Design RISC, start of the top module:
module RISC (destinoWrWB,escribir,PCsrc,result,PCoutMEM,NReset,clk,alu_outMEM,WriteDataInMEM,datoMemOut,InstruccionIn,PCinIF,MemWriteInMEM);
  input [31:0] datoMemOut,InstruccionIn;
  input NReset,clk;
  output escribir,PCsrc,MemWriteInMEM;
  output [3:0] destinoWrWB;
  output [31:0] result,PCoutMEM,alu_outMEM,PCinIF,WriteDataInMEM;
  wire [31:0] InstruccionIn,PCoutIF,PCinIF;
  wire [31:0] InstruccionOut,inm_extID,PCinID,PCoutID;
  wire [3:0] destinoWrOutID;
  wire mbsID,negarID,jumpID,RegWriteoutID,MemtoRegID,MemWriteID,BranchID,ALUsrcID;
  wire [2:0] functID;
  wire [31:0] dato1EX,dato2EX,inm_extEX,PCinEX,PCoutEX,dataWrMemEX,alu_outEX;
  wire [3:0] destinoWrInEX,destinoWrOutEX;
  wire [2:0] functEX;
  wire RegWriteOutEX,RegWriteInEX,MemtoRegOutEX,MemtoRegInEX,MemWriteOutEX,MemWriteInEX,BranchOutEX,BranchInEX,ALUsrcEX,zeroEX,jumpEX,negarEX,mbsEX;
  wire BranchInMEM,jumpMEM,zeroMEM,MemWriteInMEM,MemWriteOutMEM,RegWriteInMEM,RegWriteOutMEM,MemtoRegInMEM,MemtoRegOutMEM;
  wire [3:0] destinoWrInMEM,destinoWrOutMEM;
  wire [31:0] datoMemOut,PCinMEM,WriteDataInMEM,alu_outWB1;
  wire [31:0] data_mem,alu_outWB2;
  wire [3:0] destinoWrInWB;
  wire RegWriteInWB,MemtoRegInWB;
  IF IF (
  .PCout(PCoutIF),
  .PCin(PCinIF));
  ID ID (
  .mbs(mbsID),
  .negar(negarID),
  .jump(jumpID),
  .dato1(dato1EX),
  .dato2(dato2EX),
  .destinoWrOut(destinoWrOutID),
  .inm_ext(inm_extID),
  .RegWriteout(RegWriteoutID),
  .MemtoReg(MemtoRegID),
  .MemWrite(MemWriteID),
  .Branch(BranchID),
  .ALUsrc(ALUsrcID),
  .funct(functID),
  .PCout(PCoutID),
  .Instruccion(InstruccionOut),
  .PCin(PCinID),
  .RegWritein(escribir),
  .dataWr(result),
  .destinoWrIn(destinoWrWB),
  .rst(NReset),
  ...
Size in the first run: about 1400 flip-flops, ~230 I/O pins, about 66000 um^2 of cells after synthesis.
==> flow/config.mk <==
export PLATFORM = sky130hd
export DESIGN_NAME = RISC
export DESIGN_NICKNAME = RISC
export VERILOG_FILES = /design/flow/design.v
export SDC_FILE = /design/flow/constraint.sdc
export NUM_CORES = 4
export LEC_CHECK = 0
export CAP_MARGIN = 40
export CELL_PAD_IN_SITES_DETAIL_PLACEMENT = 0
export CORE_MARGIN = 2
export CORE_UTILIZATION = 72
export CTS_CLUSTER_DIAMETER = 95
export CTS_CLUSTER_SIZE = 13
export GPL_ROUTABILITY_DRIVEN = 0
export MAX_ROUTING_LAYER = met5
export MIN_ROUTING_LAYER = met1
export PLACE_DENSITY_LB_ADDON = 0.03
export SETUP_SLACK_MARGIN = 0.66
export SLEW_MARGIN = 20
==> flow/constraint.sdc <==
create_clock -name core_clock -period 4.82 [get_ports {clk}]
set_input_delay 0.9640 -clock core_clock [delete_from_list [all_inputs] [get_ports {clk}]]
set_output_delay 0.9640 -clock core_clock [all_outputs]
set_load 0.01 [all_outputs]
run.sh (not shown) runs the stock make flow with config.mk's settings and CLKGATE_MAP_FILE=.
The baseline completed and failed the layout checks on setup timing.
Next try:
--- a/flow/config.mk
+++ b/flow/config.mk
@@ -7,3 +7,3 @@
 export LEC_CHECK = 0
-export CAP_MARGIN = 40
+export CAP_MARGIN = 30
 export CELL_PAD_IN_SITES_DETAIL_PLACEMENT = 0
@@ -11,3 +11,3 @@
 export CORE_UTILIZATION = 72
-export CTS_CLUSTER_DIAMETER = 95
+export CTS_CLUSTER_DIAMETER = 365
 export CTS_CLUSTER_SIZE = 13
@@ -16,4 +16,4 @@
 export MIN_ROUTING_LAYER = met1
-export PLACE_DENSITY_LB_ADDON = 0.03
-export SETUP_SLACK_MARGIN = 0.66
-export SLEW_MARGIN = 20
+export PLACE_DENSITY_LB_ADDON = 0.04
+export SETUP_SLACK_MARGIN = -0.38
+export SLEW_MARGIN = 35
==> flow/constraint.sdc (replaced) <==
create_clock -name core_clock -period 3.99 [get_ports {clk}]
set_input_delay 0.7980 -clock core_clock [delete_from_list [all_inputs] [get_ports {clk}]]
set_output_delay 0.7980 -clock core_clock [all_outputs]
set_load 0.01 [all_outputs]
The new run completed and failed the layout checks on setup timing; design area rises by 1.4%; die size stays the same; total power came out higher by 22%; worst hold slack degrades by 120 ps; synthesized cell count does not change; clock-buffer cell count came out lower by 4; area after synthesis stays the same.
Next try:
==> flow/config.mk (replaced) <==
export PLATFORM = sky130hd
export DESIGN_NAME = RISC
export DESIGN_NICKNAME = RISC
export VERILOG_FILES = /design/flow/design.v
export SDC_FILE = /design/flow/constraint.sdc
export NUM_CORES = 4
export LEC_CHECK = 0
export CAP_MARGIN = 20
export CORE_MARGIN = 2
export CORE_UTILIZATION = 40
export SLEW_MARGIN = 20
==> flow/constraint.sdc (replaced) <==
create_clock -name core_clock -period 10.2 [get_ports {clk}]
set_input_delay 2.0400 -clock core_clock [delete_from_list [all_inputs] [get_ports {clk}]]
set_output_delay 2.0400 -clock core_clock [all_outputs]
set_load 0.01 [all_outputs]
Now the flow went through all stages and came out clean.
Sequential power is lower by 61%.
Core utilization is lower by 38 points.
Critical path depth is higher by 1.
Hold slack improved by 330 ps.
Fmax is lower by 21%.
Next try:
--- a/flow/config.mk
+++ b/flow/config.mk
@@ -9,3 +9,5 @@
 export CORE_MARGIN = 2
-export CORE_UTILIZATION = 40
+export CORE_UTILIZATION = 65
+export HOLD_SLACK_MARGIN = -0.09
 export SLEW_MARGIN = 20
+export TNS_END_PERCENT = 5
==> flow/constraint.sdc (replaced) <==
create_clock -name core_clock -period 8.0 [get_ports {clk}]
set_input_delay 1.6000 -clock core_clock [delete_from_list [all_inputs] [get_ports {clk}]]
set_output_delay 1.6000 -clock core_clock [all_outputs]
set_load 0.01 [all_outputs]
The changed run produced a clean layout. Final area decreases by 1.8%. Synthesized area is unchanged. Via count increases by 4.1%.

* * *

RISC again, from the RTL that the note above started with.
clock: 8.0 ns
lec_check: 0
cap_margin: 20
cell_pad_in_sites_detail_placement: 2
core_margin: 2
core_utilization: 40
gpl_routability_driven: 0
min_routing_layer: met2
place_density: 0.51
slew_margin: 40
tns_end_percent: 15
==> next run, changes <==
Settings changed: ABC_AREA set to 1, CELL_PAD_IN_SITES_DETAIL_PLACEMENT 2 to unset, CORE_UTILIZATION 40 to 71, GPL_ROUTABILITY_DRIVEN 0 to unset, MIN_ROUTING_LAYER met2 to unset, PLACE_DENSITY 0.51 to unset, SLEW_MARGIN 40 to 20, TNS_END_PERCENT 15 to unset.
Clock period 8.0 ns to 4.94 ns, I/O delays scaled along.
=>
- power is higher by well over a third
- register-to-register slack got worse by 0.55 ns
- clock skew rises by 0.0042 ns
- hold slack got worse by 0.18 ns
- fmax climbs by well over a third
==> next run, changes <==
Settings changed: ABC_AREA 1 to unset, CORE_UTILIZATION 71 to 40.
Clock period 4.94 ns to 8.0 ns, I/O delays scaled along.
The changed run completed without violations.
Worst setup slack gains 1.0 ns.
Total power decreases by 32%.
Wire length falls by 25%.
Register-to-register slack gets better by 1.0 ns.
==> next run, changes <==
Settings changed: CORE_UTILIZATION 40 to 20.
Clock period 8.0 ns to 6.66 ns, I/O delays scaled along.
Result:
- The new run passed the timing, DRC and antenna checks
- hold slack gets better by 0.0030 ns
- routed wire length went up by about 2.1%
- first-iteration DRC count falls by 7.5%
- combinational power goes up by 20%
- synthesized area is unchanged
==> next run, changes <==
Settings changed: CORE_UTILIZATION 20 to 52.
Clock period 6.66 ns to 3.79 ns, I/O delays scaled along.
Now the flow ran to the end with violations: negative setup slack.
Sequential share of layout area drops by 0.84 points.
Clock power climbs by well over a third.
Utilization climbs by 40 points.
Fmax climbs by about a fifth.
Routed wire length climbs slightly.
Global-route usage climbs by 21 points.
Final cell count drops by about a fifth.
Die area drops by well over a third.
Combinational power climbs by well over a third.
Cell area climbs slightly.
==> next run, changes <==
Settings changed: ABC_AREA set to 1, CORE_UTILIZATION 52 to 62.
The changed run produced a layout that fails on negative setup slack.
Setup slack gets better by 1.2 ns.
Final cell count rises by a quarter to a third.
Clock skew rises by 0.039 ns.
Combinational power falls by about a fifth.
Core utilization rises by 9.1 points.
Routed wire length rises by about a fifth.
Synthesized cell count rises by well over a third.
Cell area rises by a few percent.
Hold slack gets worse by 0.013 ns.
First-iteration DRC count rises by well over a third.

* * *

Starting RTL as in the previous note.
make LEC_CHECK=0 ABC_AREA=1 CAP_MARGIN=10 CELL_PAD_IN_SITES_DETAIL_PLACEMENT=2 CELL_PAD_IN_SITES_GLOBAL_PLACEMENT=2 CORE_ASPECT_RATIO=1.11 CORE_MARGIN=3 CORE_UTILIZATION=40 CTS_CLUSTER_DIAMETER=47 GPL_ROUTABILITY_DRIVEN=0 HOLD_SLACK_MARGIN=-0.08 SETUP_SLACK_MARGIN=0.25 SLEW_MARGIN=20 TNS_END_PERCENT=20 finish   # period 8.0 ns
Rerun with:
- CAP_MARGIN: 10 -> 20
- CELL_PAD_IN_SITES_DETAIL_PLACEMENT: 2 -> 1
- CORE_UTILIZATION: 40 -> 18
- CTS_CLUSTER_SIZE: not set -> 52
- GPL_TIMING_DRIVEN: not set -> 0
- HOLD_SLACK_MARGIN: -0.08 -> not set
- SLEW_MARGIN: 20 -> 40
- clock period: 8.0 -> 4.6 ns (I/O delays scaled with it)
=> With this change the flow ran to the end with violations: setup timing; total power came out higher by 90%; via count came out higher by 4.8%; global-route usage came out lower by 15 points; maximum frequency came out higher by 21%; critical path depth came out lower by 1; die area came out higher by 120%; area after synthesis does not change.
Rerun with:
- CAP_MARGIN: 20 -> 10
- CELL_PAD_IN_SITES_DETAIL_PLACEMENT: 1 -> 2
- CORE_ASPECT_RATIO: 1.11 -> not set
- CORE_UTILIZATION: 18 -> 40
- CTS_CLUSTER_DIAMETER: 47 -> 101
- CTS_CLUSTER_SIZE: 52 -> not set
- GPL_ROUTABILITY_DRIVEN: 0 -> not set
- GPL_TIMING_DRIVEN: 0 -> not set
- SETUP_SLACK_MARGIN: 0.25 -> not set
- SLEW_MARGIN: 40 -> 20
- TNS_END_PERCENT: 20 -> not set
- clock period: 4.6 -> 8.0 ns (I/O delays scaled with it)
Now the flow passed the timing, DRC and antenna checks.
Core utilization is higher by 23 points.
Total power is lower by well over a third.
Non-clock buffer count decreases by 465.
Rerun with:
- CAP_MARGIN: 10 -> 20
- CORE_MARGIN: 3 -> 2
- CORE_UTILIZATION: 40 -> 70
- CTS_CLUSTER_DIAMETER: 101 -> not set
- GPL_ROUTABILITY_DRIVEN: not set -> 1
- MIN_ROUTING_LAYER: not set -> met2
- PLACE_DENSITY_LB_ADDON: not set -> 0.16
- SLEW_MARGIN: 20 -> 30
- TNS_END_PERCENT: not set -> 15
After rerunning: With this change the flow did not get past 3_1_place_gp_skip_io with FLW-0024; die area drops by well over a third; synthesized area is unchanged; synthesized cell count stays the same.
Rerun with:
- ABC_AREA: 1 -> not set
- CAP_MARGIN: 20 -> 10
- CELL_PAD_IN_SITES_DETAIL_PLACEMENT: 2 -> not set
- CELL_PAD_IN_SITES_GLOBAL_PLACEMENT: 2 -> not set
- CORE_MARGIN: 2 -> 3
- CORE_UTILIZATION: 70 -> 40
- CTS_CLUSTER_DIAMETER: not set -> 101
- GPL_ROUTABILITY_DRIVEN: 1 -> not set
- MIN_ROUTING_LAYER: met2 -> not set
- PLACE_DENSITY_LB_ADDON: 0.16 -> not set
- SLEW_MARGIN: 30 -> 20
- TNS_END_PERCENT: 15 -> not set
The changed run completed with no timing, DRC or antenna violations.
Synthesized area drops by a little under a tenth.
Die area came out higher by well over a third.
Synthesized cell count is lower by a quarter to a third.
Rerun with:
- CAP_MARGIN: 10 -> 20
- CELL_PAD_IN_SITES_DETAIL_PLACEMENT: not set -> 2
- CORE_MARGIN: 3 -> 2
- CORE_UTILIZATION: 40 -> 16
- CTS_CLUSTER_DIAMETER: 101 -> not set
- GPL_ROUTABILITY_DRIVEN: not set -> 0
- MIN_ROUTING_LAYER: not set -> met2
- PLACE_DENSITY_LB_ADDON: not set -> 0.16
- SLEW_MARGIN: 20 -> 30
- TNS_END_PERCENT: not set -> 15
Design area is higher by 7.0%. Combinational power is higher by 11%. Area after synthesis is unchanged. Power is higher by 7.9%. Final cell count is higher by 39%. Global-route usage is lower by 4.0 points. Clock power is higher by 14%.
Power figures rest on the tool's default switching activity, not on a simulated workload.
